==> run a: inputs <==
==> flow/design.v <==
module HA (input logic a, b, output logic s, c );
    assign s = a ^ b;
    assign c = a & b;
endmodule
module mBB (
    input  logic       en,
    input  logic [1:0] a, b, sel,
    output logic [3:0] p
);
    localparam UxU = 2'b00;
    localparam UxS = 2'b01;
    localparam SxU = 2'b10;
    localparam SxS = 2'b11;
    logic [1:0] ai, bi;
    logic [3:0] pi;
    assign ai = (!en)? 0 : (sel==UxS)? b : a;
    assign bi = (!en)? 0 : (sel==UxS)? a : b;
    logic [1:0] pp0, pp1;
    assign pp0 = { (ai[1] & bi[0]), (ai[0] & bi[0]) };
    assign pp1 = { (ai[1] & bi[1]), (ai[0] & bi[1]) };
    assign pi[0] = pp0[0];
    logic HA_p1_co;
    HA HA_p1(
        .a((sel==0)? pp0[1] : ~pp0[1]),
        .b((sel==0)? pp1[0] : ~pp1[0]),
        .c(HA_p1_co),
        .s(pi[1]));
    logic HA_p2_1_co, HA_p2_1_s;
    HA HA_p2_1(
        .a(1'b1),
        .b(pp1[1]),
        .c(HA_p2_1_co),
        .s(HA_p2_1_s));
    logic HA_p2_0_a, p3_0;
    assign HA_p2_0_a = (sel==0)? pp1[1] : HA_p2_1_s;
    HA HA_p2_0(
        .a(HA_p2_0_a),
        .b(HA_p1_co),
        .c(p3_0),
        .s(pi[2]));
    assign pi[3] = (sel==0)? p3_0: ~(HA_p2_1_co | p3_0);
    always @(*) begin
        if (en) begin
            case (sel)
                UxU, SxS: p <= pi;
                UxS, SxU: p <= (~bi[1])? pi : 
                        {(pi[3] ^ ai[1]) ^ (pi[2] & ai[0]),  
                         (pi[2] ^ ai[0]) ,  pi[1:0]};        
            endcase
        end else begin
            p <= 4'b0; 
        end
    end
endmodule
module mFU (
    input  logic        clk, nrst,
    input  logic [ 7:0] a, b,
    input  logic [ 1:0] mode,
    output logic [15:0] p
);
    localparam _8x8 = 2'b00;
    localparam _4x4 = 2'b01;
    localparam _2x2 = 2'b10;
    localparam NOOP = 2'b11;
    logic [15:0] en;
    always @(*) begin
        case (mode)
            _8x8: en = 16'b1111_1111_1111_1111;
            _4x4: en = 16'b1111_0000_0000_1111;
            _2x2: en = 16'b1001_0000_0000_1001; 
            default: en = 16'b0;
        endcase
    end
    logic [31:0] sel;
    always @(*) begin
        case (mode)
            _8x8: sel = 32'b11100100_10100000_01000100_00000000;
            _4x4: sel = 32'b11100100_00000000_00000000_11100100;
            _2x2: sel = 32'b11000011_00000000_00000000_11000011; 
            default: sel = 32'b0;
        endcase
    end
    logic [3:0] p0_ll, p0_hl, p0_lh, p0_hh;
    logic [3:0] p1_ll, p1_hl, p1_lh, p1_hh;
    logic [3:0] p2_ll, p2_hl, p2_lh, p2_hh;
    logic [3:0] p3_ll, p3_hl, p3_lh, p3_hh;
    mBB mbb_0_hh(.en(en[15]), .a(a[7:6]), .b(b[7:6]), .sel(sel[31:30]), .p(p0_hh));
    mBB mbb_0_hl(.en(en[14]), .a(a[7:6]), .b(b[5:4]), .sel(sel[29:28]), .p(p0_hl));
    mBB mbb_0_lh(.en(en[13]), .a(a[5:4]), .b(b[7:6]), .sel(sel[27:26]), .p(p0_lh));
    mBB mbb_0_ll(.en(en[12]), .a(a[5:4]), .b(b[5:4]), .sel(sel[25:24]), .p(p0_ll));
    mBB mbb_1_hh(.en(en[11]), .a(a[7:6]), .b(b[3:2]), .sel(sel[23:22]), .p(p1_hh));
    mBB mbb_1_hl(.en(en[10]), .a(a[7:6]), .b(b[1:0]), .sel(sel[21:20]), .p(p1_hl));
    mBB mbb_1_lh(.en(en[ 9]), .a(a[5:4]), .b(b[3:2]), .sel(sel[19:18]), .p(p1_lh));
    mBB mbb_1_ll(.en(en[ 8]), .a(a[5:4]), .b(b[1:0]), .sel(sel[17:16]), .p(p1_ll));
    mBB mbb_2_hh(.en(en[ 7]), .a(a[3:2]), .b(b[7:6]), .sel(sel[15:14]), .p(p2_hh));
    mBB mbb_2_hl(.en(en[ 6]), .a(a[3:2]), .b(b[5:4]), .sel(sel[13:12]), .p(p2_hl));
    mBB mbb_2_lh(.en(en[ 5]), .a(a[1:0]), .b(b[7:6]), .sel(sel[11:10]), .p(p2_lh));
    mBB mbb_2_ll(.en(en[ 4]), .a(a[1:0]), .b(b[5:4]), .sel(sel[ 9: 8]), .p(p2_ll));
    mBB mbb_3_hh(.en(en[ 3]), .a(a[3:2]), .b(b[3:2]), .sel(sel[ 7: 6]), .p(p3_hh));
    mBB mbb_3_hl(.en(en[ 2]), .a(a[3:2]), .b(b[1:0]), .sel(sel[ 5: 4]), .p(p3_hl));
    mBB mbb_3_lh(.en(en[ 1]), .a(a[1:0]), .b(b[3:2]), .sel(sel[ 3: 2]), .p(p3_lh));
    mBB mbb_3_ll(.en(en[ 0]), .a(a[1:0]), .b(b[1:0]), .sel(sel[ 1: 0]), .p(p3_ll));
    logic [7:0] p0, p1, p2, p3;
    logic p1_lh_ex, p2_hl_ex;
    logic p3_hl_ex, p3_lh_ex;
    assign p1_lh_ex = (mode==_8x8)? 0 : p1_lh[3];
    assign p2_hl_ex = (mode==_8x8)? 0 : p2_hl[3];
    assign p3_hl_ex = (mode==_8x8)? 0 : p3_hl[3];
    assign p3_lh_ex = (mode==_8x8)? 0 : p3_lh[3];
    assign p0 = {p0_hh,p0_ll} + { { {2{p0_hl[3]}} , p0_hl } + { {2{p0_lh[3]}} , p0_lh } , 2'b00};
    assign p1 = {p1_hh,p1_ll} + { { {2{p1_hl[3]}} , p1_hl } + { {2{p1_lh_ex}} , p1_lh } , 2'b00};
    assign p2 = {p2_hh,p2_ll} + { { {2{p2_hl_ex}} , p2_hl } + { {2{p2_lh[3]}} , p2_lh } , 2'b00};
    assign p3 = {p3_hh,p3_ll} + { { {2{p3_hl_ex}} , p3_hl } + { {2{p3_lh_ex}} , p3_lh } , 2'b00};
    always @(*) begin
        if (!nrst) begin
            p = 16'h0;
        end else begin
            case (mode)
                _8x8:    p = { p0, p3 } +  { { {4{p1[7]}} , p1 } + { {4{p2[7]}} , p2 } , 4'b0000 };
                _4x4:    p = {{8{p0[7]}},p0} + {{8{p3[7]}},p3};
                _2x2:    p = {{12{p0_hh[3]}},p0_hh} + {{12{p0_ll[3]}},p0_ll} + {{12{p3_hh[3]}},p3_hh} + {{12{p3_ll[3]}},p3_ll};
                default: p = 16'h0;
            endcase
        end
    end
endmodule
module pe #(
    parameter int DATA_WIDTH = 8
) (
    input logic i_clk, i_nrst, 
    input logic [1:0] i_mode,
    input logic [DATA_WIDTH-1:0] i_ifmap, i_weight,
    input logic [DATA_WIDTH*2-1:0] i_psum,
    input logic i_reg_clear,  
    input logic i_pe_en,   
    input logic i_psum_out_en,
    output logic [DATA_WIDTH-1:0] o_ifmap, o_weight,
    output logic [DATA_WIDTH*2-1:0] o_ofmap
);
    logic [DATA_WIDTH-1:0] reg_ifmap, reg_weight;
    logic [DATA_WIDTH*2-1:0] reg_psum, o_multiplier, reg_psum_out;
    always_ff @(posedge i_clk or negedge i_nrst) begin
        if (~i_nrst) begin
            reg_ifmap <= 0;
            reg_weight <= 0;
        end else begin
            if (i_reg_clear) begin
                reg_ifmap <= 0;
                reg_weight <= 0;
            end else if (i_pe_en) begin
                reg_ifmap <= i_ifmap;
                reg_weight <= i_weight;
            end
        end
    end
    mFU mfu (
        .clk(i_clk),
        .nrst(i_nrst),
        .a(i_ifmap),
        .b(i_weight),
        .mode(i_mode),
        .p(o_multiplier)
    );
    logic write_en;
    assign write_en = i_pe_en & (reg_ifmap != 0 & reg_weight != 0);
    always_ff @(posedge i_clk or negedge i_nrst) begin
        if(~i_nrst) begin
            reg_psum <= 0;
            reg_psum_out <= 0;
        end else begin
            if(i_psum_out_en) begin
                reg_psum_out <= reg_psum;
            end else if (i_reg_clear) begin
                reg_psum <= 0;
                reg_psum_out <= 0;
            end else if(i_pe_en) begin
                reg_psum <= reg_psum + o_multiplier;
            end 
        end
    end
    always_comb begin
        o_ifmap = reg_ifmap;
        o_weight = reg_weight;
        o_ofmap = reg_psum_out;
    end
endmodule
module systolic_array #(
    parameter DATA_WIDTH = 8,
    parameter WIDTH = 2,
    parameter HEIGHT = 2
) (
    input logic i_clk, i_nrst, i_reg_clear, i_pe_en, i_psum_out_en,
    input logic [1:0] i_mode,
    input logic [0:HEIGHT-1][DATA_WIDTH-1:0] i_ifmap, 
    input logic [0:WIDTH-1][DATA_WIDTH-1:0] i_weight,
    output logic [0:HEIGHT-1][DATA_WIDTH*2-1:0] o_ofmap
);
    logic [0:HEIGHT-1][0:WIDTH][DATA_WIDTH-1:0] mat_A;
    logic [0:HEIGHT][0:WIDTH-1][DATA_WIDTH-1:0] mat_B;
    logic [0:HEIGHT-1][0:WIDTH][DATA_WIDTH*2-1:0] mat_C;
    genvar jj;
    generate
        for (jj=0; jj < HEIGHT; jj++) begin : y_ios
            assign mat_A[jj][0] = i_ifmap[jj]; 
            assign o_ofmap[jj] = mat_C[jj][0];
        end
    endgenerate
    genvar ii;
    generate
        for (ii=0; ii < WIDTH; ii++) begin : x_ios
            assign mat_B[0][ii] = i_weight[ii];
        end
    endgenerate
    genvar i, j;
    generate
        for (j=0; j < HEIGHT; j++) begin : y_axis
            for (i=0; i < WIDTH; i++) begin : x_axis
                pe #(
                    .DATA_WIDTH(DATA_WIDTH)
                ) pe_inst (
                    .i_clk(i_clk),
                    .i_nrst(i_nrst),
                    .i_mode(i_mode),
                    .i_ifmap(mat_A[j][i]),
                    .i_weight(mat_B[j][i]),
                    .i_reg_clear(i_reg_clear),
                    .i_pe_en(i_pe_en),
                    .i_psum_out_en(i_psum_out_en),
                    .o_ifmap(mat_A[j][i+1]),
                    .o_weight(mat_B[j+1][i]),
                    .o_ofmap(mat_C[j][i])
                );
            end
        end
    endgenerate
endmodule
module systolic_top (
    input  logic         i_clk,
    input  logic         i_nrst,
    input  logic         i_reg_clear,
    input  logic         i_pe_en,
    input  logic         i_psum_out_en,
    input  logic [1:0]   i_mode,
    input  logic [63:0]  i_ifmap,    
    input  logic [7:0]   i_weight,
    output logic [127:0] o_ofmap     
);
    systolic_array #(
        .DATA_WIDTH(8),
        .WIDTH(1),
        .HEIGHT(8)
    ) systolic_array_inst (
        .i_clk(i_clk),
        .i_nrst(i_nrst),
        .i_mode(i_mode),
        .i_reg_clear(i_reg_clear),
        .i_pe_en(i_pe_en),
        .i_psum_out_en(i_psum_out_en),
        .i_ifmap(i_ifmap),
        .i_weight(i_weight),
        .o_ofmap(o_ofmap)
    );
endmodule
==> flow/run.sh <==
#!/bin/bash
# the make line also repeats each setting of config.mk as NAME=value (left out here)
make -C /OpenROAD-flow-scripts/flow DESIGN_CONFIG=/design/flow/config.mk WORK_HOME=/design/flow/orfs CLKGATE_MAP_FILE= finish
==> flow/config.mk <==
export PLATFORM = sky130hd
export DESIGN_NAME = systolic_top
export DESIGN_NICKNAME = systolic_top
export VERILOG_FILES = /design/flow/design.v
export SDC_FILE = /design/flow/constraint.sdc
export NUM_CORES = 4
export LEC_CHECK = 0
export ABC_AREA = 1
export CAP_MARGIN = 10
export CELL_PAD_IN_SITES_DETAIL_PLACEMENT = 0
export CELL_PAD_IN_SITES_GLOBAL_PLACEMENT = 0
export CORE_MARGIN = 2
export CORE_UTILIZATION = 72
export CTS_CLUSTER_SIZE = 72
export GPL_TIMING_DRIVEN = 1
export HOLD_SLACK_MARGIN = 0.27
export MAX_ROUTING_LAYER = met4
export PLACE_DENSITY_LB_ADDON = 0.01
export SETUP_SLACK_MARGIN = 1.73
export SLEW_MARGIN = 20
==> flow/constraint.sdc <==
create_clock -name core_clock -period 5.95 [get_ports {i_clk}]
set_input_delay 1.1900 -clock core_clock [delete_from_list [all_inputs] [get_ports {i_clk}]]
set_output_delay 1.1900 -clock core_clock [all_outputs]
set_load 0.01 [all_outputs]
==> run b: changes against run a <==
==> flow/config.mk (replaced) <==
export PLATFORM = sky130hd
export DESIGN_NAME = systolic_top
export DESIGN_NICKNAME = systolic_top
export VERILOG_FILES = /design/flow/design.v
export SDC_FILE = /design/flow/constraint.sdc
export NUM_CORES = 4
export LEC_CHECK = 0
export CAP_MARGIN = 20
export CELL_PAD_IN_SITES_DETAIL_PLACEMENT = 0
export CELL_PAD_IN_SITES_GLOBAL_PLACEMENT = 0
export CORE_MARGIN = 2
export CORE_UTILIZATION = 61
export CTS_CLUSTER_SIZE = 35
export GPL_TIMING_DRIVEN = 1
export MAX_ROUTING_LAYER = met4
export SLEW_MARGIN = 20
==> flow/constraint.sdc (replaced) <==
create_clock -name core_clock -period 5.36 [get_ports {i_clk}]
set_input_delay 1.0720 -clock core_clock [delete_from_list [all_inputs] [get_ports {i_clk}]]
set_output_delay 1.0720 -clock core_clock [all_outputs]
set_load 0.01 [all_outputs]
==> run c: changes against run a <==
==> flow/config.mk (replaced) <==
export PLATFORM = sky130hd
export DESIGN_NAME = systolic_top
export DESIGN_NICKNAME = systolic_top
export VERILOG_FILES = /design/flow/design.v
export SDC_FILE = /design/flow/constraint.sdc
export NUM_CORES = 4
export LEC_CHECK = 0
export ABC_AREA = 1
export CAP_MARGIN = 35
export CELL_PAD_IN_SITES_DETAIL_PLACEMENT = 0
export CORE_MARGIN = 2
export CORE_UTILIZATION = 21
export CTS_CLUSTER_DIAMETER = 77
export MAX_ROUTING_LAYER = met4
export SLEW_MARGIN = 20
export TNS_END_PERCENT = 65
==> flow/constraint.sdc (replaced) <==
create_clock -name core_clock -period 10.0 [get_ports {i_clk}]
set_input_delay 2.0000 -clock core_clock [delete_from_list [all_inputs] [get_ports {i_clk}]]
set_output_delay 2.0000 -clock core_clock [all_outputs]
set_load 0.01 [all_outputs]
==> run d: changes against run a <==
==> flow/config.mk (replaced) <==
export PLATFORM = sky130hd
export DESIGN_NAME = systolic_top
export DESIGN_NICKNAME = systolic_top
export VERILOG_FILES = /design/flow/design.v
export SDC_FILE = /design/flow/constraint.sdc
export NUM_CORES = 4
export LEC_CHECK = 0
export CAP_MARGIN = 20
export CELL_PAD_IN_SITES_DETAIL_PLACEMENT = 0
export CELL_PAD_IN_SITES_GLOBAL_PLACEMENT = 1
export CORE_MARGIN = 2
export CORE_UTILIZATION = 57
export GPL_TIMING_DRIVEN = 1
export MAX_ROUTING_LAYER = met4
export SLEW_MARGIN = 20
==> CHANGELOG.md <==
## Implementation

- Biggest area cells: ha_1 22%, dfrtp_1 13%, nand2_1 12%
- Syn Inst Count: 8938
- Mux frac, synth: 0.0380%
- Mapped Nets: 10.2k
- Count leader, synth: nand2_1
- Outcome: finished clean
- Core area: 282000 um2
- Cell Type Count: 57
- Average size of a mapped cell: 6.63 um2
- Fp util: 21.1%
- Yosys aoi share: 17.0%
- FP Rows: 195
- Post-placement setup slack: 67.5 ps
- Placed cell area: 69600 um2
The numbers above come from run c.

==> CHANGELOG.md <==
## Flow update

- Die area: 84700 um2
- Fp util: 72.4%
- PortBufs: 206
- Average size of a mapped cell: 6.63 um2
- Count leader, synth: nand2_1
- Outcome: did not finish
- Syn Inst Count: 8938
- Biggest area cells: ha_1 22%, dfrtp_1 13%, nand2_1 12%
- Cell Type Count: 57
- And+or+nand+nor area frac: 23.0%
- Post-placement setup slack: -3320 ps
- Syn. warnings: 3
- Gpl congestion: 1.08
- Placed cell area: 79100 um2
- Mapped Nets: 10.2k
- Mux frac, synth: 0.0380%
- Yosys aoi share: 17.0%
- FP Rows: 105
- Error msg: [ERROR DPL-0038] Utilization greater than 100%, impossible to legalize
- Synth cell count leaders: 1830 x nand2_1, 1462 x inv_1, 1046 x ha_1
- Core area: 81800 um2
- Stopped at: clock tree synthesis
The numbers above come from run a.

==> CHANGELOG.md <==
## Implementation

- Outcome: failed layout checks
- SO Faults: setup timing
- Final Setup Violations: 96
- Seq_cells: 312
- Mapped Nets: 8318
- Cell Type Count: 73
- Fp util: 57.3%
- Post-placement setup slack: -2800 ps
- Core Util, Final: 82.8%
- Levels on crit path: 43
- Die Y: 318 um
- Area of the multi-input gates: 50900 um2
- Fin worst setup slack: -1970 ps
- Placed cell area: 73700 um2
- Biggest area cells: ha_1 23%, dfrtp_1 14%, xnor2_1 8.1%
- Vias: 59.6k
- Average size of a mapped cell: 8.00 um2
- GR peak layer: met2
- Syn Inst Count: 7017
- Mux frac, synth: 2.68%
- Yosys aoi share: 20.8%
- Core area: 98000 um2
The numbers above come from run d.

==> CHANGELOG.md <==
## Flow update

- Biggest area cells: ha_1 23%, dfrtp_1 14%, xnor2_1 8.1%
- Fp util: 61.4%
- Mapped Nets: 8318
- Met3 usage: 57.1%
- Stopped at: global routing
- Syn Inst Count: 7017
- Yosys aoi share: 20.8%
- Mux frac, synth: 2.68%
- Count leader, synth: ha_1
- Placed cell area: 74100 um2
- Post-placement setup slack: -3330 ps
- Average size of a mapped cell: 8.00 um2
- Core area: 91400 um2
- Outcome: did not finish
- FP Rows: 111
- Error msg: [ERROR GRT-0232] Routing congestion too high. Check the congestion heatmap in the GUI.
- Post-cts resize count: 419
The numbers above come from run b.

